==> flow/design.v (excerpt) <==
module datapath(output [6:0] display, days, output [3:0] segment, output am, pm, dblink, Sound, Vcc_out, input Next, Up, SetTime, SetAlarm, Snooze, Stop, Mute, Clr, Clk_sys);
Size: roughly 32 I/O pins, roughly 0.014 mm2 of cells after synthesis.
clock: 14.8 ns
lec_check: 0
abc_area: 1
cap_margin: 20
core_aspect_ratio: 1.39
core_margin: 10
core_utilization: 57
cts_cluster_size: 13
gpl_routability_driven: 0
setup_slack_margin: 2.17
slew_margin: 15
run.sh (not shown) runs the stock make flow with config.mk's settings and CLKGATE_MAP_FILE=.
Change:
==> flow/config.mk (replaced) <==
export PLATFORM = sky130hd
export DESIGN_NAME = datapath
export DESIGN_NICKNAME = datapath
export VERILOG_FILES = /design/flow/design.v
export SDC_FILE = /design/flow/constraint.sdc
export NUM_CORES = 4
export LEC_CHECK = 0
export CAP_MARGIN = 20
export CELL_PAD_IN_SITES_GLOBAL_PLACEMENT = 1
export CORE_MARGIN = 2
export CORE_UTILIZATION = 40
export CTS_CLUSTER_SIZE = 70
export GPL_ROUTABILITY_DRIVEN = 0
export SLEW_MARGIN = 20
==> flow/constraint.sdc (replaced) <==
create_clock -name core_clock -period 20.0 [get_ports {Clk_sys}]
set_input_delay 4.0000 -clock core_clock [delete_from_list [all_inputs] [get_ports {Clk_sys}]]
set_output_delay 4.0000 -clock core_clock [all_outputs]
set_load 0.01 [all_outputs]
Outcome: Critical path depth went down by 3. Setup slack improved by 3.5 ns. Total power falls by 28%. Sequential power came out lower by 21%. Synthesized area decreases by 2.2%. Core utilization goes down by 18 points. Combinational power falls by 39%. Design area barely changes. Non-clock buffer count rose by 7. Global-route usage falls by 3.3 points.

---

Starting RTL as in the previous note.
export LEC_CHECK = 0
export CAP_MARGIN = 0
export CORE_MARGIN = 2
export CORE_UTILIZATION = 72
export CTS_CLUSTER_DIAMETER = 39
export PLACE_DENSITY = 0.64
export SETUP_SLACK_MARGIN = 3.3
export SLEW_MARGIN = 20
create_clock -name core_clock -period 11.4 [get_ports {Clk_sys}]
The first run completed without violations.
Rerun with:
CTS_CLUSTER_DIAMETER = unset   (was 39)
CTS_CLUSTER_SIZE = 19   (was unset)
PLACE_DENSITY = unset   (was 0.64)
PLACE_DENSITY_LB_ADDON = 0.28   (was unset)
SETUP_SLACK_MARGIN = 1.13   (was 3.3)
clock period = 4.68 ns   (was 11.4 ns; I/O delays follow)
Effect: Count of clock-buffer cells in the layout shrinks by 20. Combinational power increases to 2.7 times its value. Via count grows by 1.2%. Utilization climbs by 1.4 points.
Rerun with:
ABC_AREA = 1   (was unset)
CAP_MARGIN = 20   (was 0)
CORE_ASPECT_RATIO = 1.39   (was unset)
CTS_CLUSTER_SIZE = 10   (was 19)
PLACE_DENSITY_LB_ADDON = 0.12   (was 0.28)
SETUP_SLACK_MARGIN = 1.38   (was 1.13)
Die size is higher by a few percent. Total power increases by a few percent. Non-clock buffer count is lower by 26.
Rerun with:
CORE_ASPECT_RATIO = unset   (was 1.39)
CTS_CLUSTER_SIZE = unset   (was 10)
PLACE_DENSITY_LB_ADDON = unset   (was 0.12)
SETUP_SLACK_MARGIN = unset   (was 1.38)
What happened:
- core utilization climbs by 0.15 points
- cell area came out lower by 1.1%
- synthesized cell count stays the same
- worst setup slack got worse by 0.55 ns
- total power increases by 0.46%
- die size stays flat
- worst hold slack improves by 0.015 ns
- global-route usage fell by 4.0 points
Rerun with:
ABC_AREA = unset   (was 1)
CAP_MARGIN = 40   (was 20)
CTS_CLUSTER_SIZE = 19   (was unset)
PLACE_DENSITY_LB_ADDON = 0.28   (was unset)
SETUP_SLACK_MARGIN = 0.51   (was unset)
Total power falls by 6.0%.
Final area hardly moves.
Wire length falls by 8.3%.
Global-route usage falls by 1.9 points.
Rerun with:
ABC_AREA = 1   (was unset)
CAP_MARGIN = 20   (was 40)
CORE_ASPECT_RATIO = 1.42   (was unset)
CTS_CLUSTER_SIZE = 10   (was 19)
PLACE_DENSITY_LB_ADDON = 0.17   (was 0.28)
SETUP_SLACK_MARGIN = 1.38   (was 0.51)
The changed run completed without violations.
Routed wire length climbs by roughly a tenth.
Setup slack improved by 0.58 ns.
Final cell count climbs by a quarter to a third.
Register-to-register slack is better by 0.29 ns.
Critical path depth climbs by 1.
Area after synthesis came out higher by a few percent.
Clock-buffer cell count shrinks by 3.

---

build 78:
Starting RTL as in the previous note.
clock: 11.4 ns
lec_check: 0
cap_margin: 0
core_margin: 2
core_utilization: 72
cts_cluster_diameter: 39
cts_cluster_size: 40
hold_slack_margin: 0.29
max_routing_layer: met4
place_density: 0.64
setup_slack_margin: 3.3
slew_margin: 20
Edits applied to the flow inputs when going from build 78 to build 45:
# build 78
export LEC_CHECK = 0
export CAP_MARGIN = 0
export CORE_MARGIN = 2
export CORE_UTILIZATION = 72
export CTS_CLUSTER_DIAMETER = 39
export CTS_CLUSTER_SIZE = 40
export HOLD_SLACK_MARGIN = 0.29
export MAX_ROUTING_LAYER = met4
export PLACE_DENSITY = 0.64
export SETUP_SLACK_MARGIN = 3.3
export SLEW_MARGIN = 20
create_clock -name core_clock -period 11.4 [get_ports {Clk_sys}]
# build 45
export LEC_CHECK = 0
export CAP_MARGIN = 20
export CORE_MARGIN = 2
export CORE_UTILIZATION = 66
export SLEW_MARGIN = 20
create_clock -name core_clock -period 13.4 [get_ports {Clk_sys}]
Findings:
Looking at the reports, build 45 completed the entire flow and the layout it produced met the timing, design-rule and antenna checks. Compared with build 78, in build 45 clock network fraction of design power lost 2.4 points, multi-input combinational cell area roughly the same. Summary of build 45 over build 78: total number of vias -140, full die area increased by 8.8% relative to the old numbers, number of buffers on the longest clock path flat, sequential share of layout area picked up an extra 0.41 points, required time at the endpoint of the critical path higher. Diff build 78 -> build 45: clock latency reported for the late side of the worst-skew pair decreased by 20 ps relative to the old numbers; number of clock-tree buffers in the layout decreased 1; chip width has increased; y dimension of the die rose by 6.2 µm. Build 45 vs build 78, power group with the largest share: combinational cells vs registers.
--- input diff build 45..build 14 ---
# build 45
export LEC_CHECK = 0
export CAP_MARGIN = 20
export CORE_MARGIN = 2
export CORE_UTILIZATION = 66
export SLEW_MARGIN = 20
create_clock -name core_clock -period 13.4 [get_ports {Clk_sys}]
# build 14
export LEC_CHECK = 0
export CAP_MARGIN = 20
export CORE_MARGIN = 2
export CORE_UTILIZATION = 72
export PLACE_DENSITY = 0.64
export SLEW_MARGIN = 20
create_clock -name core_clock -period 11.4 [get_ports {Clk_sys}]
Notes after the runs:
The higher total power came out of build 14. Diff build 45 -> build 14: count of non-CTS buffers in the layout saw an increase, number of tap cells added at floorplan decreased about 3.6%.
Inputs modified between build 14 and build 56:
# build 14
export LEC_CHECK = 0
export CAP_MARGIN = 20
export CORE_MARGIN = 2
export CORE_UTILIZATION = 72
export PLACE_DENSITY = 0.64
export SLEW_MARGIN = 20
create_clock -name core_clock -period 11.4 [get_ports {Clk_sys}]
# build 56
export LEC_CHECK = 0
export CAP_MARGIN = 20
export CORE_MARGIN = 2
export CORE_UTILIZATION = 40
export SLEW_MARGIN = 20
create_clock -name core_clock -period 8.42 [get_ports {Clk_sys}]
Findings:
Compared with build 14, in build 56 aggregate routed wire length climbed about 1.2%; clock-net power climbed 35%; overall power climbed 35%; final-layout setup total negative slack barely changed.
Summary of the comparison: power share of the combinational group is higher in build 56, relative to build 14.
Between build 56 and build 14, global-route usage is higher for build 14, build 56 comes in under that.
Compared with build 14, in build 56 worst setup slack went down 2250 ps; post-synthesis compound-gate area fraction held; arrival time of data at the critical path endpoint went down 130 ps.
Build 56 ended up with display[3] as its last element of the critical path; build 14 ended up with display[6].
Power and IR drop assume default switching activity.
